// riscv
module riscv #(
    parameter logic[31:0] BootVector = 32'h0000_0000
)(
    input logic clk,
    input logic reset,
    output logic halted,
    input logic unhalt,
    output logic[31:0] i_addr,
    input logic[31:0] i_data,
    output logic[31:0] d_addr,
    output logic[31:0] d_wdata,
    output logic[3:0] d_wstrb,
    input logic[31:0] d_rdata
);
    logic[31:0] instr_f;
    logic[31:0] pc_f;
    logic[31:0] pc4_f;
    logic[31:0] instr_d;
    logic[31:0] pc_d;
    logic[31:0] pc4_d;
    logic[2:0] mem_size_d;
    logic mem_write_d;
    logic mem_read_d;
    logic rd_valid_d;
    logic[1:0] exec_sel_d;
    logic[2:0] flow_ctrl_d;
    logic[3:0] alsu_func_d;
    logic[1:0] src_sel_d;
    logic[3:0] fwd_sel_d;
    logic[4:0] rd_d;
    logic[31:0] reg_a_d;
    logic[31:0] reg_b_d;
    logic[31:0] imm_d;
    logic[31:0] pc_imm_d;
    logic jump_d;
    logic[2:0] mem_size_e;
    logic mem_write_e;
    logic mem_read_e;
    logic rd_valid_e;
    logic[1:0] exec_sel_e;
    logic[2:0] flow_ctrl_e;
  ...
Size in the first run: roughly 170 I/O pins, roughly 78,000 um^2 of cells after synthesis.
==> flow/config.mk <==
export PLATFORM = sky130hd
export DESIGN_NAME = riscv
export DESIGN_NICKNAME = riscv
export VERILOG_FILES = /design/flow/design.v
export SDC_FILE = /design/flow/constraint.sdc
export NUM_CORES = 4
export LEC_CHECK = 0
export CAP_MARGIN = 25
export CELL_PAD_IN_SITES_DETAIL_PLACEMENT = 0
export CELL_PAD_IN_SITES_GLOBAL_PLACEMENT = 0
export CORE_MARGIN = 2
export CORE_UTILIZATION = 70
export CTS_CLUSTER_DIAMETER = 60
export CTS_CLUSTER_SIZE = 43
export GPL_ROUTABILITY_DRIVEN = 1
export GPL_TIMING_DRIVEN = 1
export MIN_ROUTING_LAYER = met1
export SETUP_SLACK_MARGIN = 1.54
export SLEW_MARGIN = 25
export TNS_END_PERCENT = 80
==> flow/constraint.sdc <==
create_clock -name core_clock -period 5.18 [get_ports {clk}]
set_input_delay 1.0360 -clock core_clock [delete_from_list [all_inputs] [get_ports {clk}]]
set_output_delay 1.0360 -clock core_clock [all_outputs]
set_load 0.01 [all_outputs]
run.sh (not shown) runs the stock make flow with config.mk's settings and CLKGATE_MAP_FILE=.
The first run failed in 5_1_grt, error GRT-0116.
Edit:
- CELL_PAD_IN_SITES_GLOBAL_PLACEMENT: 0 -> 2
- CORE_UTILIZATION: 70 -> 19
- CTS_CLUSTER_SIZE: 43 -> 82
- GPL_ROUTABILITY_DRIVEN: 1 -> 0
- GPL_TIMING_DRIVEN: 1 -> 0
- PLACE_DENSITY_LB_ADDON: default -> 0.26
- SETUP_SLACK_MARGIN: 1.54 -> 0.6
- clock period: 5.18 -> 7.0 ns (I/O delays scaled with it)
The new run produced a clean layout.
Die area increases to 3.6 times its value.
Area after synthesis stays the same.
Synthesized cell count is unchanged.

* * *

Starting RTL as in the previous note.
export LEC_CHECK = 0
export CAP_MARGIN = 20
export CORE_MARGIN = 2
export CORE_UTILIZATION = 59
export CTS_CLUSTER_SIZE = 14
export SETUP_SLACK_MARGIN = 1.28
export SLEW_MARGIN = 20
create_clock -name core_clock -period 5.11 [get_ports {clk}]
The first run reached the layout checks and failed them: setup timing.
Next try:
CORE_UTILIZATION = 40   (was 59)
CTS_CLUSTER_SIZE = not set   (was 14)
SETUP_SLACK_MARGIN = not set   (was 1.28)
clock period = 8.2 ns   (was 5.11 ns; I/O delays follow)
After rerunning:
- This time the run completed with no timing, DRC or antenna violations
- via count decreases by 11%
- global-route usage is lower by 17 points
- total power came out lower by 42%
- count of clock-buffer cells in the layout came out higher by 12
- worst hold slack got worse by 0.0083 ns
- routed wire length decreases by 5.5%
- core utilization falls by 27 points
- area after synthesis does not change

* * *

violet:
Starting RTL as in the previous note.
export LEC_CHECK = 0
export CAP_MARGIN = 25
export CELL_PAD_IN_SITES_DETAIL_PLACEMENT = 0
export CELL_PAD_IN_SITES_GLOBAL_PLACEMENT = 0
export CORE_MARGIN = 2
export CORE_UTILIZATION = 72
export CTS_CLUSTER_DIAMETER = 355
export CTS_CLUSTER_SIZE = 51
export GPL_ROUTABILITY_DRIVEN = 0
export GPL_TIMING_DRIVEN = 1
export MIN_ROUTING_LAYER = met1
export PLACE_DENSITY_LB_ADDON = 0.0
export SETUP_SLACK_MARGIN = -0.15
export SLEW_MARGIN = 25
export TNS_END_PERCENT = 80
create_clock -name core_clock -period 3.16 [get_ports {clk}]
violet did not finish: a tool error stopped it during global routing.
The inputs of willow differ from those of violet as listed below.
- CTS_CLUSTER_DIAMETER: 355 -> 28
- SETUP_SLACK_MARGIN: -0.15 -> 1.22
- the clock period (ns, I/O delays scaled along): 3.16 -> 4.09
Results
- Seen in the log of willow: DPL-0033 during clock tree synthesis, after which the run never completed.
- Delta (willow minus violet): die span in x level; area fraction in compound gates level; synthesized-area fraction occupied by and/or/nand/nor cells level.
- Re total cell area reported by yosys after synthesis: no difference whatsoever between willow and violet.
- Against violet, final HPWL from detailed placement in willow came out better.
- Area of the die came out exactly the same in willow and violet.
The following lists how amber was set up differently from willow:
- CTS_CLUSTER_DIAMETER: 28 -> unset
- CELL_PAD_IN_SITES_GLOBAL_PLACEMENT: 0 -> unset
- CELL_PAD_IN_SITES_DETAIL_PLACEMENT: 0 -> unset
- GPL_TIMING_DRIVEN: 1 -> unset
- CTS_CLUSTER_SIZE: 51 -> unset
- CAP_MARGIN: 25 -> 20
- GPL_ROUTABILITY_DRIVEN: 0 -> unset
- SETUP_SLACK_MARGIN: 1.22 -> unset
- SLEW_MARGIN: 25 -> 20
- CORE_UTILIZATION: 72 -> 59
- MIN_ROUTING_LAYER: met1 -> unset
- PLACE_DENSITY_LB_ADDON: 0.0 -> unset
- TNS_END_PERCENT: 80 -> unset
- the clock period (ns, I/O delays scaled along): 4.09 -> 4.7
Notes after the runs:
- No crash in amber: every stage finished, but the layout fails its final checks due to setup timing.
- In amber relative to willow, number of cells after detailed placement had gone up by a few percent.
- Die area (higher): amber
- Compared to willow, amber has horizontal die dimension 10% higher.
- Relative to willow, the instance area at placement of amber is higher by 0.47%.
- As far as area after synthesis goes, willow and amber are indistinguishable; the numbers are identical.
- Reported for amber and willow, count of instantiated cells in the yosys netlist turned out identical to the last digit.
- Going from willow to amber, pre-CTS setup slack saw an increase; vertical die dimension saw an increase.
> inputs changed (amber -> harbor)
- putting SETUP_SLACK_MARGIN at 1.74 where nothing was set
- swapping 4.7 for 6.93 in the clock period (ns, I/O delays scaled along)
- harbor finished all stages; the layout is clean.
- Sort harbor and amber by global routing usage on met1 asc -> top: harbor
- Delta (harbor minus amber): routed length on met2 dropped 14%, number of clock buffers in the layout climbed 4, data required time at the worst endpoint climbed 2280 ps, post-layout instance count excluding filler cells dropped 6.8%.
- Taking amber as the reference, in harbor worst setup slack increased 2160 ps, filler cell count increased 822, post-route fraction of the period consumed by the critical path decreased 39 points.
- What harbor reported for power of the clock network has to be multiplied by 1.4 to get the figure for amber.
- harbor packs its core looser than amber.
## Diff of input files: sierra against harbor
- CORE_UTILIZATION now 56, was 59
- SETUP_SLACK_MARGIN no longer set, was 1.74
- the clock period (ns, I/O delays scaled along) now 5.44, was 6.93
## What came out
Summary: highest attainable clock frequency, sierra better than harbor
The filler-free cell count of the finished design in harbor is 0.920 times that in sierra.
Comparing final critical-path setup slack for harbor and sierra, the bigger number came from harbor.
Layout checks on sierra: not met. Flow itself completed; violations: setup timing.
Per the final summary, harbor finished and its layout is clean on timing, DRC and antenna.
Here is what was changed in the inputs of maple compared with sierra.
- a change of CORE_UTILIZATION from 56 to 40
- a change of the clock period (ns, I/O delays scaled along) from 5.44 to 10.0
### Flow results
- Looking at met3 global-route usage across maple and sierra, the one that comes out lower is maple.
- Measured against each other, maple and sierra differ in number of standard cells in the layout, taps in and fillers out, the higher figure coming from sierra.
- Summary of maple over sierra: buffers inserted during post-CTS setup optimization went down by 91, number of clock-tree buffers in the layout went up by 16, total power went down by about 50%.
- maple ended with every stage complete and zero timing, DRC or antenna violations.
No activity file was given, so power comes from the tool's default toggle rates.
